==> flow/design.v (excerpt) <==
module cordic #(
    parameter data_width = 16,
    parameter iterations = 15
    )(
    input clk,
    input reset_n,
    input logic signed [data_width-1:0] angle,
    input logic signed [data_width-1:0] x_i,
    input logic signed [data_width-1:0] y_i,
    output logic signed [data_width-1:0] cos,
    output logic signed [data_width-1:0] sin,
    input valid_in,
    output logic valid_out
    );
clock: 4.0 ns
lec_check: 0
cap_margin: 20
cell_pad_in_sites_global_placement: 1
core_aspect_ratio: 1.32
core_margin: 2
core_utilization: 40
gpl_routability_driven: 0
max_routing_layer: met5
min_routing_layer: met2
place_density: 0.45
setup_slack_margin: -0.12
slew_margin: 10
tns_end_percent: 10
run.sh (not shown) runs the stock make flow with config.mk's settings and CLKGATE_MAP_FILE=.
The starting point completed with no timing, DRC or antenna violations.
Then changed:
Settings changed: CELL_PAD_IN_SITES_GLOBAL_PLACEMENT 1 to 2, CTS_CLUSTER_SIZE from default to 89, SLEW_MARGIN 10 to 0.
Clock period 4.0 ns to 2.31 ns, I/O delays scaled along.
This time the run reached the layout checks and failed them: DRC, setup timing.
Global-route usage rises by 2.9 points.
Count of clock-buffer cells in the layout went down by 1.
Sequential share of layout area decreases by 6.4 points.
Then changed:
Settings changed: CELL_PAD_IN_SITES_GLOBAL_PLACEMENT 2 to default, CORE_ASPECT_RATIO 1.32 to default, CORE_UTILIZATION 40 to 58, CTS_CLUSTER_SIZE 89 to default, GPL_ROUTABILITY_DRIVEN 0 to default, MAX_ROUTING_LAYER met5 to default, MIN_ROUTING_LAYER met2 to default, PLACE_DENSITY 0.45 to default, SETUP_SLACK_MARGIN -0.12 to default, SLEW_MARGIN 0 to 20, TNS_END_PERCENT 10 to default.
Clock period 2.31 ns to 3.8 ns, I/O delays scaled along.
The changed run ran to the end with no violations.
Die size fell by 31%.
Worst hold slack degrades by 180 ps.
Critical path depth fell by 3.
Wire length fell by 26%.
Global-route usage fell by 11 points.
Fmax fell by 8.7%.
Then changed:
Settings changed: CORE_UTILIZATION 58 to 71, PLACE_DENSITY_LB_ADDON from default to 0.01.
Clock period 3.8 ns to 2.75 ns, I/O delays scaled along.
Result:
- This time the run did not get past 4_1_cts on DPL-0033
- synthesized area is unchanged
- synthesized cell count is unchanged
- die size falls by 18%
Then changed:
Settings changed: CORE_UTILIZATION 71 to 70, CTS_CLUSTER_DIAMETER from default to 53, MAX_ROUTING_LAYER from default to met4, PLACE_DENSITY_LB_ADDON 0.01 to default.
Clock period 2.75 ns to 3.09 ns, I/O delays scaled along.
What happened: The changed run completed, yet does not pass: setup timing; die size rises by 1.4%; synthesized area stays the same; synthesized cell count is unchanged.

========
== pepper ==
The RTL this note starts from:
==> flow/design.v <==
module cordic #(
    parameter data_width = 16,
    parameter iterations = 15
    )(
    input clk,
    input reset_n,
    input logic signed [data_width-1:0] angle,
    input logic signed [data_width-1:0] x_i,
    input logic signed [data_width-1:0] y_i,
    output logic signed [data_width-1:0] cos,
    output logic signed [data_width-1:0] sin,
    input valid_in,
    output logic valid_out
    );
    logic signed [data_width-1:0] atan_table [0:iterations-1];
    assign atan_table[0]  = 'd12867;   
    assign atan_table[1]  = 'd7596;    
    assign atan_table[2]  = 'd4013;    
    assign atan_table[3]  = 'd2037;    
    assign atan_table[4]  = 'd1021;    
    assign atan_table[5]  = 'd511;     
    assign atan_table[6]  = 'd256;     
    assign atan_table[7]  = 'd128;     
    assign atan_table[8]  = 'd64;      
    assign atan_table[9]  = 'd32;      
    assign atan_table[10] = 'd16;      
    assign atan_table[11] = 'd8;       
    assign atan_table[12] = 'd4;       
    assign atan_table[13] = 'd2;       
    assign atan_table[14] = 'd1;       
    logic signed [data_width-1:0] x [0:iterations], y [0:iterations], z [0:iterations];
    logic [$clog2(iterations)-1:0] iteration;
    logic valid_pipe [0:iterations];
    always_ff @(posedge clk or negedge reset_n) begin
        if (!reset_n) begin
            x[0] <= 0;
            y[0] <= 0;
            z[0] <= 0;
            valid_pipe[0] <= 0;
        end else if (valid_in) begin
            case (angle[15:14])
                2'b00: begin
                    x[0] <= x_i;
                    y[0] <= y_i;
                    z[0] <= angle;
                end
                2'b01: begin
                    x[0] <= -y_i;
                    y[0] <= x_i;
                    z[0] <= {2'b00, angle[13:0]};
                end
                2'b10: begin
                    x[0] <= -x_i;
                    y[0] <= -y_i;
                    z[0] <= {2'b11, angle[13:0]};
                end
                2'b11: begin
                    x[0] <= y_i;
                    y[0] <= -x_i;
                    z[0] <= -angle;
                end
            endcase
            valid_pipe[0] <= 1;
        end else begin
            valid_pipe[0] <= 0;
        end
    end
    genvar i;
    generate
        for (i = 0; i < iterations; i = i + 1) begin : cordic_pipeline
            always_ff @(posedge clk or negedge reset_n) begin
                if (!reset_n) begin
                    x[i+1] <= 0;
                    y[i+1] <= 0;
                    z[i+1] <= 0;
                    valid_pipe[i+1] <= 0;
                end else if (valid_pipe[i]) begin
                    if (z[i] < 0) begin
                        x[i+1] <= x[i] + (y[i] >>> i);
                        y[i+1] <= y[i] - (x[i] >>> i);
                        z[i+1] <= z[i] + atan_table[i];
                    end else begin
                        x[i+1] <= x[i] - (y[i] >>> i);
                        y[i+1] <= y[i] + (x[i] >>> i);
                        z[i+1] <= z[i] - atan_table[i];
                    end
                    valid_pipe[i+1] <= 1;
                end else begin
                    valid_pipe[i+1] <= 0;
                end
            end
        end
    endgenerate
    assign cos = x[iterations];
    assign sin = y[iterations];
    assign valid_out = valid_pipe[iterations];
endmodule
clock: 2.45 ns
lec_check: 0
cap_margin: 20
cell_pad_in_sites_global_placement: 3
core_aspect_ratio: 0.85
core_margin: 2
core_utilization: 54
cts_cluster_diameter: 198
gpl_timing_driven: 1
hold_slack_margin: 0.06
max_routing_layer: met5
min_routing_layer: met2
place_density: 0.78
setup_slack_margin: 0.59
slew_margin: 15
tns_end_percent: 85
pepper | ERROR | global placement without I/O
For willow, these inputs were changed with respect to pepper:
# pepper
export LEC_CHECK = 0
export CAP_MARGIN = 20
export CELL_PAD_IN_SITES_GLOBAL_PLACEMENT = 3
export CORE_ASPECT_RATIO = 0.85
export CORE_MARGIN = 2
export CORE_UTILIZATION = 54
export CTS_CLUSTER_DIAMETER = 198
export GPL_TIMING_DRIVEN = 1
export HOLD_SLACK_MARGIN = 0.06
export MAX_ROUTING_LAYER = met5
export MIN_ROUTING_LAYER = met2
export PLACE_DENSITY = 0.78
export SETUP_SLACK_MARGIN = 0.59
export SLEW_MARGIN = 15
export TNS_END_PERCENT = 85
create_clock -name core_clock -period 2.45 [get_ports {clk}]
# willow
export LEC_CHECK = 0
export CAP_MARGIN = 20
export CORE_MARGIN = 2
export CORE_UTILIZATION = 66
export SLEW_MARGIN = 20
create_clock -name core_clock -period 3.09 [get_ports {clk}]
Notes after the runs:
- Die boundary height down 5.9 um in willow wrt pepper
- From pepper to willow the numbers moved as follows: horizontal extent of the die down 16%; fraction of registers with async set or reset after synthesis shows no meaningful change; placeable core region went down; floorplan-stage core utilization higher; placement row count down 2.
- On die area: between pepper and willow, it ends up higher for pepper.
- Layout checks on willow: not met. Flow itself completed; violations: setup timing.
Here is what was changed in the inputs of sierra compared with willow.
# willow
export LEC_CHECK = 0
export CAP_MARGIN = 20
export CORE_MARGIN = 2
export CORE_UTILIZATION = 66
export SLEW_MARGIN = 20
create_clock -name core_clock -period 3.09 [get_ports {clk}]
# sierra
export LEC_CHECK = 0
export CAP_MARGIN = 20
export CORE_MARGIN = 2
export CORE_UTILIZATION = 71
export CTS_CLUSTER_SIZE = 14
export SLEW_MARGIN = 20
create_clock -name core_clock -period 2.58 [get_ports {clk}]
### Flow results
For sierra, the flow was terminated by a tool error in clock tree synthesis and produced no final design. ~same number of I/O pins in sierra and willow. As far as area after synthesis is concerned, willow and sierra perform about the same. Measured against each other, sierra and willow differ in starting density of the core, the lower figure coming from willow. As far as synthesized cell count goes, willow and sierra are indistinguishable; the numbers are identical. Between sierra and willow, final RePlAce weighted congestion is higher for willow, sierra comes in under that. Taking willow as the reference, in sierra synthesized netlist net count flat; placed wire-length estimate after detailed placement climbed 19 mm; total placed cells including tap cells saw an increase. Going from willow to sierra, placeable core area shows a reduction of 6400 um^2, die area shows a reduction of 7.0%. In the metrics for sierra and willow, the one carrying the higher die extent in x is willow.

========
// cordic: RTL as listed in full above, without the edits since
clock: 3.04 ns
lec_check: 0
cap_margin: 20
cell_pad_in_sites_global_placement: 0
core_margin: 2
core_utilization: 70
cts_cluster_diameter: 63
gpl_timing_driven: 1
hold_slack_margin: -0.04
max_routing_layer: met4
setup_slack_margin: 0.88
slew_margin: 20
tns_end_percent: 50
The baseline did not get past global routing with ODB-0269.
Next try:
- CELL_PAD_IN_SITES_GLOBAL_PLACEMENT: 0 -> not set
- CORE_UTILIZATION: 70 -> 40
- CTS_CLUSTER_DIAMETER: 63 -> not set
- GPL_ROUTABILITY_DRIVEN: not set -> 0
- GPL_TIMING_DRIVEN: 1 -> not set
- HOLD_SLACK_MARGIN: -0.04 -> not set
- SETUP_SLACK_MARGIN: 0.88 -> not set
- TNS_END_PERCENT: 50 -> not set
- clock period: 3.04 -> 4.0 ns (I/O delays scaled with it)
This time the run completed with no timing, DRC or antenna violations.
Synthesized cell count stays the same.
Die area grows by 74%.
Area after synthesis is unchanged.
Next try:
- CORE_UTILIZATION: 40 -> 72
- GPL_ROUTABILITY_DRIVEN: 0 -> not set
- MAX_ROUTING_LAYER: met4 -> not set
- SETUP_SLACK_MARGIN: not set -> 0.92
- clock period: 4.0 -> 3.09 ns (I/O delays scaled with it)
After rerunning: This time the run never finished: it broke off in global routing on GRT-0232. Area after synthesis stays the same. Synthesized cell count is unchanged. Die area falls by well over a third.
Next try:
- CORE_UTILIZATION: 72 -> 70
- CTS_CLUSTER_DIAMETER: not set -> 28
- SETUP_SLACK_MARGIN: 0.92 -> 0.9
The changed run never finished: it broke off in global routing.
Die size came out higher by 2.8%.
Area after synthesis does not change.
Synthesized cell count does not change.
Next try:
- CORE_UTILIZATION: 70 -> 71
- CTS_CLUSTER_DIAMETER: 28 -> 215
- SETUP_SLACK_MARGIN: 0.9 -> not set
- clock period: 3.09 -> 3.26 ns (I/O delays scaled with it)
Outcome: The changed run finished with setup timing left; die area drops by 1.4%; synthesized area does not change; synthesized cell count stays the same.
Next try:
- CTS_CLUSTER_DIAMETER: 215 -> 28
- CTS_CLUSTER_SIZE: not set -> 14
- SETUP_SLACK_MARGIN: not set -> 0.35
- clock period: 3.26 -> 2.58 ns (I/O delays scaled with it)
Result:
- Now the flow never finished: it broke off in clock tree synthesis on DPL-0038
- synthesized area is unchanged
- synthesized cell count is unchanged
- die size stays the same

========
== job 8587 ==
Starts from the design.v that is shown in full above.
Settings: LEC_CHECK=0, CAP_MARGIN=20, CELL_PAD_IN_SITES_GLOBAL_PLACEMENT=3, CORE_MARGIN=2, CORE_UTILIZATION=31, CTS_CLUSTER_DIAMETER=44, GPL_TIMING_DRIVEN=1, HOLD_SLACK_MARGIN=-0.04, MAX_ROUTING_LAYER=met4, SETUP_SLACK_MARGIN=-0.19, SLEW_MARGIN=15, TNS_END_PERCENT=50; clock period 2.45 ns.
To summarise job 8587: no stage aborted, but the layout did not pass its checks, failing on negative setup slack.
Input changes introduced in job 6145 (baseline for comparison: job 8587):
--- a/flow/config.mk
+++ b/flow/config.mk
@@ -9 +9 @@
-export CELL_PAD_IN_SITES_GLOBAL_PLACEMENT = 3
+export CELL_PAD_IN_SITES_GLOBAL_PLACEMENT = 0
@@ -11,2 +11,2 @@
-export CORE_UTILIZATION = 31
-export CTS_CLUSTER_DIAMETER = 44
+export CORE_UTILIZATION = 72
+export CTS_CLUSTER_DIAMETER = 355
@@ -17 +17 @@
-export SLEW_MARGIN = 15
+export SLEW_MARGIN = 20
==> flow/constraint.sdc <==
create_clock -name core_clock -period 3.04 [get_ports {clk}]
set_input_delay 0.6080 -clock core_clock [delete_from_list [all_inputs] [get_ports {clk}]]
set_output_delay 0.6080 -clock core_clock [all_outputs]
set_load 0.01 [all_outputs]
Job 6145 is listed as incomplete: the tool reported an error in global routing and the run ended there.
| width of the chip | job 6145 vs job 8587 | 150 um lower |
In the metrics for job 6145 and job 8587, the one carrying the higher die area is job 8587.
Job 8587 -> job 6145: placeable core region decreased by more than half
[compare] base=job 8587 new=job 6145: routability congestion estimate went up about 20%; initial standard-cell utilization of the core increased 42 points.
Min cell area after placement across job 6145 and job 8587: job 6145
The minimum setup slack after placement in job 6145 was higher than what job 8587 gave.
Modified inputs, job 5810 compared to job 6145
--- a/flow/config.mk
+++ b/flow/config.mk
@@ -7,0 +8 @@
+export ABC_AREA = 1
@@ -12 +13,2 @@
-export CTS_CLUSTER_DIAMETER = 355
+export CTS_CLUSTER_DIAMETER = 359
+export CTS_CLUSTER_SIZE = 72
@@ -14,2 +16,2 @@
-export HOLD_SLACK_MARGIN = -0.04
-export MAX_ROUTING_LAYER = met4
+export HOLD_SLACK_MARGIN = 0.3
+export MAX_ROUTING_LAYER = met5
==> flow/constraint.sdc <==
create_clock -name core_clock -period 2.11 [get_ports {clk}]
set_input_delay 0.4220 -clock core_clock [delete_from_list [all_inputs] [get_ports {clk}]]
set_output_delay 0.4220 -clock core_clock [all_outputs]
set_load 0.01 [all_outputs]
==> results <==
Job 5810 never completed, since it errored out during clock tree synthesis. Compared with job 6145, job 5810 shows a higher number of cells after detailed placement. Against job 6145, job 5810 comes in 2.0 points lower on share of the yosys chip area belonging to registers. [job 5810] yosys stat chip area rose about 7% relative to job 6145. Total die size for job 5810 is higher than for job 6145. From job 6145 to job 5810 the numbers moved as follows: floorplan core area grew by 7.4%, gate count of the mapped netlist went up by 2,725, count of standard-cell rows now larger, setup slack at placement went down 310 ps. The higher mux contribution to synthesized area of job 6145 and job 5810 is in job 6145.
Input changes introduced in job 1364 (baseline for comparison: job 5810):
==> flow/config.mk <==
export PLATFORM = sky130hd
export DESIGN_NAME = cordic
export DESIGN_NICKNAME = cordic
export VERILOG_FILES = /design/flow/design.v
export SDC_FILE = /design/flow/constraint.sdc
export NUM_CORES = 4
export LEC_CHECK = 0
export CAP_MARGIN = 20
export CORE_MARGIN = 2
export CORE_UTILIZATION = 72
export CTS_CLUSTER_DIAMETER = 59
export MAX_ROUTING_LAYER = met4
export SLEW_MARGIN = 20
==> flow/constraint.sdc <==
create_clock -name core_clock -period 3.09 [get_ports {clk}]
set_input_delay 0.6180 -clock core_clock [delete_from_list [all_inputs] [get_ports {clk}]]
set_output_delay 0.6180 -clock core_clock [all_outputs]
set_load 0.01 [all_outputs]
==> comparison <==
- In the reports for job 5810 and job 1364, the larger worst slack after detailed placement belongs to job 1364.
- The die size in job 1364 sits 0.0059 mm2 below the value recorded for job 5810.
- Cmp job 1364 vs job 5810: number of nets produced by synthesis lower in job 1364
- For job 1364, the flow was terminated by a tool error in global routing and produced no final design.
- Of job 5810 and job 1364, the run reporting the higher post-synthesis share of cell area spent on xor and xnor gates was job 1364.
- Job 5810 → job 1364: area inside the core boundary fell 0.0062 mm2; post-synthesis adder-cell area fraction rose 1.0 points.
- Job 1364 ended up with a lower total placed instance area than job 5810 did.
- Area reported by Yosys stat was lower in the run labelled job 1364.
- Comparing job 5810 against job 1364, there is no change at all in number of I/O port buffers.
- Post-synthesis cell count (lower): job 1364

========
// cordic: RTL as listed in full above, without the edits since
clock: 4.0 ns
lec_check: 0
abc_area: 1
cap_margin: 20
core_margin: 7
core_utilization: 40
cts_cluster_diameter: 369
max_routing_layer: met4
slew_margin: 20
The starting point went through all stages and came out clean.
Change:
ABC_AREA = unset   (was 1)
CORE_MARGIN = 2   (was 7)
CORE_UTILIZATION = 70   (was 40)
CTS_CLUSTER_DIAMETER = unset   (was 369)
MAX_ROUTING_LAYER = unset   (was met4)
SETUP_SLACK_MARGIN = 0.91   (was unset)
clock period = 3.09 ns   (was 4.0 ns; I/O delays follow)
The new run never finished: it broke off in global routing, error ODB-0269.
Die size shrinks by well over a third.
Synthesized cell count came out lower by a quarter to a third.
Synthesized area drops by a few percent.
Change:
CORE_UTILIZATION = 40   (was 70)
SETUP_SLACK_MARGIN = unset   (was 0.91)
clock period = 4.0 ns   (was 3.09 ns; I/O delays follow)
Now the flow finished clean. Die area rose by 74%. Synthesized area is unchanged. Synthesized cell count is unchanged.
Change:
clock period = 3.8 ns   (was 4.0 ns; I/O delays follow)
Outcome: The new run finished clean; via count goes up slightly; cell area hardly moves; fmax goes up slightly; cell count stays flat; clock-buffer cell count does not change; wire length goes up slightly; synthesized area does not change; hold slack hardly moves.
